==> pepper: inputs <==
## complex_mean_square
module complex_mean_square (
    input wire i_clk,
    input wire i_arst,
    input wire i_en,
    input wire [2:0] i_log2_samples,
    input wire        i_valid,
    input wire [31:0] i_y,
    input wire [31:0] i_y_hat,
    output reg        o_valid,
    output reg [63:0] o_data
);
==> flow/config.mk <==
export PLATFORM = sky130hd
export DESIGN_NAME = complex_mean_square
export DESIGN_NICKNAME = complex_mean_square
export VERILOG_FILES = /design/flow/design.v
export SDC_FILE = /design/flow/constraint.sdc
export NUM_CORES = 4
export LEC_CHECK = 0
export CAP_MARGIN = 20
export CELL_PAD_IN_SITES_DETAIL_PLACEMENT = 1
export CELL_PAD_IN_SITES_GLOBAL_PLACEMENT = 1
export CORE_ASPECT_RATIO = 1.49
export CORE_MARGIN = 2
export CORE_UTILIZATION = 40
export CTS_CLUSTER_DIAMETER = 77
export GPL_TIMING_DRIVEN = 0
export MAX_ROUTING_LAYER = met4
export SLEW_MARGIN = 20
export TNS_END_PERCENT = 95
==> flow/constraint.sdc <==
create_clock -name core_clock -period 13.5 [get_ports {i_clk}]
set_input_delay 2.7000 -clock core_clock [delete_from_list [all_inputs] [get_ports {i_clk}]]
set_output_delay 2.7000 -clock core_clock [all_outputs]
set_load 0.01 [all_outputs]
run.sh (not shown) runs the stock make flow with config.mk's settings and CLKGATE_MAP_FILE=.
==> tundra: changes against pepper <==
- CELL_PAD_IN_SITES_DETAIL_PLACEMENT: 1 -> 2
- SETUP_SLACK_MARGIN: default -> 1.39
==> results <==
Of tundra and pepper, tundra has the higher cell count (gap about 2%, measured against pepper). Against pepper, the maximum frequency of tundra is higher by about 6%. Of tundra and pepper, pepper has the higher sequential share of layout area (gap 0.33 points). In pepper the non-clock buffer count is lower than in tundra, by 113. Against tundra, the global-route usage of pepper is lower by 3.5 points. Against pepper, the critical path depth of tundra is higher by 2. In tundra the routed wire length is higher than in pepper, by about 14%. In tundra the worst setup slack is higher than in pepper, by 780 ps.


==> nickel: inputs <==
==> flow/design.v <==
module complex_adder_subtractor #(
    parameter WIDTH=32
) (
    input [WIDTH-1:0] a,
    input [WIDTH-1:0] b,
    input addNotSub,
    output reg [WIDTH-1:0] result
);
    always @(*) begin
        if (addNotSub) begin
            result[WIDTH-1:WIDTH/2] = a[WIDTH-1:WIDTH/2] + b[WIDTH-1:WIDTH/2];
            result[WIDTH/2-1:0] = a[WIDTH/2-1:0] + b[WIDTH/2-1:0];
        end else begin
            result[WIDTH-1:WIDTH/2] = a[WIDTH-1:WIDTH/2] - b[WIDTH-1:WIDTH/2];
            result[WIDTH/2-1:0] = a[WIDTH/2-1:0] - b[WIDTH/2-1:0];
        end
    end
endmodule
module complex_multiplier #(
    parameter WIDTH=32
) (
    input [WIDTH-1:0] a,
    input [WIDTH-1:0] b,
    output [2*WIDTH-1:0] result
);
    wire signed [WIDTH-1:0] a_real = { {(WIDTH/2+1){a[WIDTH/2-1]}}, a[WIDTH/2-1:0] };
    wire signed [WIDTH-1:0] b_real = { {(WIDTH/2+1){b[WIDTH/2-1]}}, b[WIDTH/2-1:0] };
    wire signed [WIDTH-1:0] a_img = { {(WIDTH/2+1){a[WIDTH-1]}}, a[WIDTH-1:WIDTH/2] };
    wire signed [WIDTH-1:0] b_img = { {(WIDTH/2+1){b[WIDTH-1]}}, b[WIDTH-1:WIDTH/2] };
    wire signed [WIDTH-1:0] result_real = a_real * b_real - a_img * b_img;
    wire signed [WIDTH-1:0] result_img = a_real * b_img + a_img * b_real;
    assign result[WIDTH-1:0] = result_real;
    assign result[2*WIDTH-1:WIDTH] = result_img;
endmodule
module complex_mean_square (
    input wire i_clk,
    input wire i_arst,
    input wire i_en,
    input wire [2:0] i_log2_samples,
    input wire        i_valid,
    input wire [31:0] i_y,
    input wire [31:0] i_y_hat,
    output reg        o_valid,
    output reg [63:0] o_data
);
    wire [31:0] y_diff_w;
    wire [63:0] sq_diff_complex_w;
    wire        sq_diff_valid_w;
    wire [63:0] sum_res_w;
    wire [8:0]  num_samples_w = 1 << i_log2_samples;
    reg [8:0]  sample_rx_cnt_r;
    reg [8:0]  sample_proc_cnt_r;
    reg [1:0]  state_r, next_state_r;
    localparam S_IDLE      = 2'b00;
    localparam S_INIT      = 2'b01;
    localparam S_COMPUTING = 2'b10;
    localparam S_FINALIZE  = 2'b11;
    complex_adder_subtractor #(.WIDTH(32)) y_difference_module (
        .a(i_y),
        .b(i_y_hat),
        .addNotSub(1'b0),
        .result(y_diff_w)
    );
    complex_multiplier cpow_calculator (
        .a(y_diff_w),
        .b(y_diff_w),
        .result(sq_diff_complex_w)
    );
    assign sq_diff_valid_w = i_valid;
    complex_adder_subtractor #(.WIDTH(64)) square_sum (
        .a(o_data),  
        .b(sq_diff_complex_w),
        .addNotSub(1'b1),
        .result(sum_res_w)
    );
    always @(posedge i_clk or posedge i_arst) begin
        if (i_arst)
            state_r <= S_IDLE;
        else
            state_r <= next_state_r;
    end
    always @(*) begin
        next_state_r = state_r;
        case (state_r)
            S_IDLE:      if (i_en) next_state_r = S_INIT;
            S_INIT:      next_state_r = S_COMPUTING;
            S_COMPUTING: if (sample_rx_cnt_r == num_samples_w && sample_proc_cnt_r == num_samples_w)
                             next_state_r = S_FINALIZE;
            S_FINALIZE:  next_state_r = S_IDLE;
            default:     next_state_r = S_IDLE;
        endcase
    end
    always @(posedge i_clk or posedge i_arst) begin
        if (i_arst) begin
            o_valid           <= 1'b0;
            o_data            <= 64'b0;
            sample_rx_cnt_r   <= 9'b0;
            sample_proc_cnt_r <= 9'b0;
        end else begin
            o_valid <= 1'b0;  
            case (state_r)
                S_INIT: begin
                    o_data            <= 64'b0;
                    sample_rx_cnt_r   <= 9'b0;
                    sample_proc_cnt_r <= 9'b0;
                end
                S_COMPUTING: begin
                    sample_rx_cnt_r <= sample_rx_cnt_r;
                    sample_proc_cnt_r <= sample_proc_cnt_r;
                    if (i_valid && sample_rx_cnt_r < num_samples_w) begin
                        sample_rx_cnt_r <= sample_rx_cnt_r + 1;
                    end
                    if (sq_diff_valid_w && !(sample_proc_cnt_r == num_samples_w)) begin
                        sample_proc_cnt_r <= sample_proc_cnt_r + 1;
                        o_data <= sum_res_w;
                    end
                end
                S_FINALIZE: begin
					o_valid        <= 1'b1;  
					o_data[31:0]   <= $signed(o_data[31:0]) >>> i_log2_samples;
					o_data[63:32]  <= $signed(o_data[63:32]) >>> i_log2_samples;
                end
            endcase
        end
    end
endmodule
==> flow/run.sh <==
#!/bin/bash
# the make line also repeats each setting of config.mk as NAME=value (left out here)
make -C /OpenROAD-flow-scripts/flow DESIGN_CONFIG=/design/flow/config.mk WORK_HOME=/design/flow/orfs CLKGATE_MAP_FILE= finish
==> flow/config.mk <==
export PLATFORM = sky130hd
export DESIGN_NAME = complex_mean_square
export DESIGN_NICKNAME = complex_mean_square
export VERILOG_FILES = /design/flow/design.v
export SDC_FILE = /design/flow/constraint.sdc
export NUM_CORES = 4
export LEC_CHECK = 0
export CAP_MARGIN = 20
export CORE_MARGIN = 2
export CORE_UTILIZATION = 72
export CTS_CLUSTER_DIAMETER = 211
export CTS_CLUSTER_SIZE = 98
export SETUP_SLACK_MARGIN = -0.62
export SLEW_MARGIN = 20
export TNS_END_PERCENT = 10
==> flow/constraint.sdc <==
create_clock -name core_clock -period 7.85 [get_ports {i_clk}]
set_input_delay 1.5700 -clock core_clock [delete_from_list [all_inputs] [get_ports {i_clk}]]
set_output_delay 1.5700 -clock core_clock [all_outputs]
set_load 0.01 [all_outputs]
==> inputs of willow, as changes to nickel <==
Settings changed: CORE_UTILIZATION 72 to 64, CTS_CLUSTER_DIAMETER 211 to unset, SETUP_SLACK_MARGIN -0.62 to unset.
==> flow/constraint.sdc (replaced) <==
create_clock -name core_clock -period 5.26 [get_ports {i_clk}]
set_input_delay 1.0520 -clock core_clock [delete_from_list [all_inputs] [get_ports {i_clk}]]
set_output_delay 1.0520 -clock core_clock [all_outputs]
set_load 0.01 [all_outputs]
==> run summary <==
impl run done, here's what came out: worst setup margin -4.95 ns, status finished with violations, Blocking Checks setup timing, Final Setup Violations roughly 56
-- figures above: willow

==> run summary <==
impl run done, here's what came out: Blocking Checks setup timing, Final Setup Violations 52, DPL Wire Length just under 100000 um, Dominant Register Cell dfrtp_1, worst setup margin -3.27 ns, status finished with violations
-- figures above: nickel



==> inputs of v10 <==
Starts from the design.v that is shown in full above.
Settings: LEC_CHECK=0, CAP_MARGIN=30, CORE_MARGIN=2, CORE_UTILIZATION=72, CTS_CLUSTER_SIZE=49, HOLD_SLACK_MARGIN=0.28, PLACE_DENSITY_LB_ADDON=0.01, SETUP_SLACK_MARGIN=2.42, SLEW_MARGIN=20; clock period 9.9 ns.
==> inputs of v23, as changes to v10 <==
Settings changed: CAP_MARGIN 30 to 20, CORE_UTILIZATION 72 to 59, CTS_CLUSTER_SIZE 49 to default, HOLD_SLACK_MARGIN 0.28 to default, PLACE_DENSITY_LB_ADDON 0.01 to default, SETUP_SLACK_MARGIN 2.42 to 2.65.
==> inputs of v14, as changes to v10 <==
Settings changed: CTS_CLUSTER_SIZE 49 to default, HOLD_SLACK_MARGIN 0.28 to default, MAX_ROUTING_LAYER from default to met4, PLACE_DENSITY_LB_ADDON 0.01 to default, SETUP_SLACK_MARGIN 2.42 to default, TNS_END_PERCENT from default to 40.
==> flow/constraint.sdc (replaced) <==
create_clock -name core_clock -period 10.3 [get_ports {i_clk}]
set_input_delay 2.0600 -clock core_clock [delete_from_list [all_inputs] [get_ports {i_clk}]]
set_output_delay 2.0600 -clock core_clock [all_outputs]
set_load 0.01 [all_outputs]
==> inputs of v12, as changes to v10 <==
Settings changed: CTS_CLUSTER_DIAMETER from default to 378, PLACE_DENSITY from default to 0.35, PLACE_DENSITY_LB_ADDON 0.01 to default, SETUP_SLACK_MARGIN 2.42 to -0.77.
==> results <==
metric	v10	v23	v12	v14
Result of the run	stopped before the end	finished with violations	finished with violations	finished with violations
Failing step	5_1_grt	-	-	-
Violated checks	-	negative setup slack	negative setup slack	negative setup slack
Non-clock buffers, area share	-	0.157	0.141	0.147
Core Util, Final	-	0.769	0.892	0.903
Final Setup Violations	-	36	39	31
Endpoint of the worst-slack reg-to-reg timing path	-	o_data[25]	o_data[31]	o_data[31]
Max-cap viol count	-	0	0	0
Number of hold violations in the final report	-	0	0	0
Placeable Area	0.0504 sq mm	0.0617 sq mm	0.0504 sq mm	0.0504 sq mm
Combinational gate count	-	2860	2860	2860
Period utilization	-	1.12	1.13	1.11
# diodes	-	0	0	10
Detailed Place HPWL	96200 microns	89900 microns	95500 microns	96800 microns
Clock tree from TritonCTS	-	yes	yes	yes


==> inputs of run X <==
// complex_mean_square: RTL as listed in full above, without the edits since
make LEC_CHECK=0 ABC_AREA=1 CAP_MARGIN=20 CORE_MARGIN=2 CORE_UTILIZATION=64 CTS_CLUSTER_DIAMETER=387 CTS_CLUSTER_SIZE=98 PLACE_DENSITY=0.42 SLEW_MARGIN=20 TNS_END_PERCENT=10 finish   # period 5.26 ns
==> run C: changes against run X <==
- ABC_AREA: 1 -> unset
- CORE_UTILIZATION: 64 -> 72
- CTS_CLUSTER_DIAMETER: 387 -> unset
- CTS_CLUSTER_SIZE: 98 -> 99
- PLACE_DENSITY: 0.42 -> unset
- TNS_END_PERCENT: 10 -> unset
==> flow/constraint.sdc (replaced) <==
create_clock -name core_clock -period 7.39 [get_ports {i_clk}]
set_input_delay 1.4780 -clock core_clock [delete_from_list [all_inputs] [get_ports {i_clk}]]
set_output_delay 1.4780 -clock core_clock [all_outputs]
set_load 0.01 [all_outputs]
==> run M: changes against run X <==
- ABC_AREA: 1 -> unset
- CORE_UTILIZATION: 64 -> 40
- CTS_CLUSTER_DIAMETER: 387 -> unset
- CTS_CLUSTER_SIZE: 98 -> unset
- PLACE_DENSITY: 0.42 -> unset
- TNS_END_PERCENT: 10 -> unset
==> flow/constraint.sdc (replaced) <==
create_clock -name core_clock -period 13.5 [get_ports {i_clk}]
set_input_delay 2.7000 -clock core_clock [delete_from_list [all_inputs] [get_ports {i_clk}]]
set_output_delay 2.7000 -clock core_clock [all_outputs]
set_load 0.01 [all_outputs]
==> run R: changes against run X <==
- ABC_AREA: 1 -> unset
- CORE_UTILIZATION: 64 -> 70
- CTS_CLUSTER_DIAMETER: 387 -> unset
- CTS_CLUSTER_SIZE: 98 -> 49
- PLACE_DENSITY: 0.42 -> unset
- SETUP_SLACK_MARGIN: unset -> -0.77
- TNS_END_PERCENT: 10 -> unset
==> flow/constraint.sdc (replaced) <==
create_clock -name core_clock -period 9.9 [get_ports {i_clk}]
set_input_delay 1.9800 -clock core_clock [delete_from_list [all_inputs] [get_ports {i_clk}]]
set_output_delay 1.9800 -clock core_clock [all_outputs]
set_load 0.01 [all_outputs]
==> results <==
quantity	run R	run X	run M	run C
Run status	failed layout checks	failed layout checks	finished clean	aborted with a tool error
Stage where the flow stopped	-	-	-	global routing
Violated checks	negative setup slack	negative setup slack	-	-
Crit. path cell count	38	39	37	-
Setup TNS after final layout	-25920 ps	-172060 ps	0 ps	-
Reg-to-reg critical path endpoint	o_data[25]$_DFFE_PP0P_	o_data[19]$_DFFE_PP0P_	o_data[30]$_DFFE_PP0P_	-
Worst-skew pair later-pin latency	380 ps	380 ps	370 ps	-
Finished layout cell area	0.04503 mm2	0.04951 mm2	0.04041 mm2	-
Top Metal Used	met4	met5	met4	-
CP endpoint	o_data[25]$_DFFE_PP0P_	o_data[31]$_DFFE_PP0P_	o_data[30]$_DFFE_PP0P_	-
Number of max-cap violations	0	0	0	-
Setup Viol. Count Final	36	55	0	-
Fp util	70.44%	64.63%	40.28%	73.19%
Worst slew pin tran	1235 ps	1115 ps	936.5 ps	-
Reg2reg path depth	19	23	20	-
Number of clock buffers in the layout	11	11	10	-
Core Rows	84	89	111	82
Number of nets at floorplan	5284	6034	5284	5284


==> inputs of trial 51 <==
RTL: the design.v shown in full above, as it stands there.
make LEC_CHECK=0 CAP_MARGIN=20 CELL_PAD_IN_SITES_DETAIL_PLACEMENT=0 CORE_MARGIN=9 CORE_UTILIZATION=57 CTS_CLUSTER_DIAMETER=94 GPL_TIMING_DRIVEN=0 PLACE_DENSITY_LB_ADDON=0.02 SETUP_SLACK_MARGIN=1.57 SLEW_MARGIN=40 TNS_END_PERCENT=20 finish   # period 7.64 ns
==> trial 1 (differences from trial 51) <==
- ABC_AREA: default -> 0
- CAP_MARGIN: 20 -> 25
- CORE_ASPECT_RATIO: default -> 0.54
- CORE_UTILIZATION: 57 -> 31
- CTS_CLUSTER_DIAMETER: 94 -> default
- GPL_ROUTABILITY_DRIVEN: default -> 1
- GPL_TIMING_DRIVEN: 0 -> 1
- HOLD_SLACK_MARGIN: default -> 0.04
- MAX_ROUTING_LAYER: default -> met4
- MIN_ROUTING_LAYER: default -> met1
- SETUP_SLACK_MARGIN: 1.57 -> default
- TNS_END_PERCENT: 20 -> 80
==> trial 14 (differences from trial 51) <==
- ABC_AREA: default -> 1
- CORE_MARGIN: 9 -> 2
- CORE_UTILIZATION: 57 -> 72
- CTS_CLUSTER_DIAMETER: 94 -> 91
- CTS_CLUSTER_SIZE: default -> 15
- GPL_TIMING_DRIVEN: 0 -> 1
- PLACE_DENSITY: default -> 0.8
- PLACE_DENSITY_LB_ADDON: 0.02 -> default
==> flow/constraint.sdc (replaced) <==
create_clock -name core_clock -period 5.18 [get_ports {i_clk}]
set_input_delay 1.0360 -clock core_clock [delete_from_list [all_inputs] [get_ports {i_clk}]]
set_output_delay 1.0360 -clock core_clock [all_outputs]
set_load 0.01 [all_outputs]
==> results <==
| metric | trial 1 | trial 51 | trial 14 |
|---|---|---|---|
| Status | complete, but fails checks | complete, but fails checks | aborted with a tool error |
| Stage where the flow stopped | - | - | global routing |
| Reasons for failing layout checks | setup timing | setup timing | - |
| Setup CP Type | input port to register | input port to register | - |
| Share of the clock period used by the worst path | 138% | 142% | - |
| # rows | 92 | 92 | 84 |
| Multiplexer fraction of the synthesized cell area | 3.72% | 3.72% | 0.105% |
| Detailed-route via count | 29866 | 30270 | - |
| Latency at later pin | 0.39 ns | 0.38 ns | - |
| Buffers outside the clock class | 934 | 423 | - |
| Ao+oa area frac | 8.38% | 8.38% | 7.53% |
| Wire length on met2 | 52200 µm | 56300 µm | - |
| Total wire length after detailed routing | 146000 µm | 127000 µm | - |
| Via density | 4.64 | 5.81 | - |
| Destination of the worst register-to-register timing path | o_data[31]$_DFFE_PP0P_ | o_data[31]$_DFFE_PP0P_ | - |
| Number of distinct standard cells referenced by the synthesized netlist | 78 | 78 | 54 |
| Number of signal-net inverters in the final layout | 980 | 980 | - |
| Final GP Congestion | 0.897 | 0.976 | 1.05 |
| Startpoint of the most critical hold path | state_r[0]$_DFF_PP1_ | state_r[3]$_DFF_PP0_ | - |
| Layout multi-input combinational cell count | 2860 | 2860 | - |
| Hold crit path type | register to register | register to register | - |
| Fraction of standard cell area that is sequential | 4.47% | 5.00% | - |
| TritonCTS clock tree | done | done | - |
| Cell mode on critical path | fa_1 | fa_1 | - |
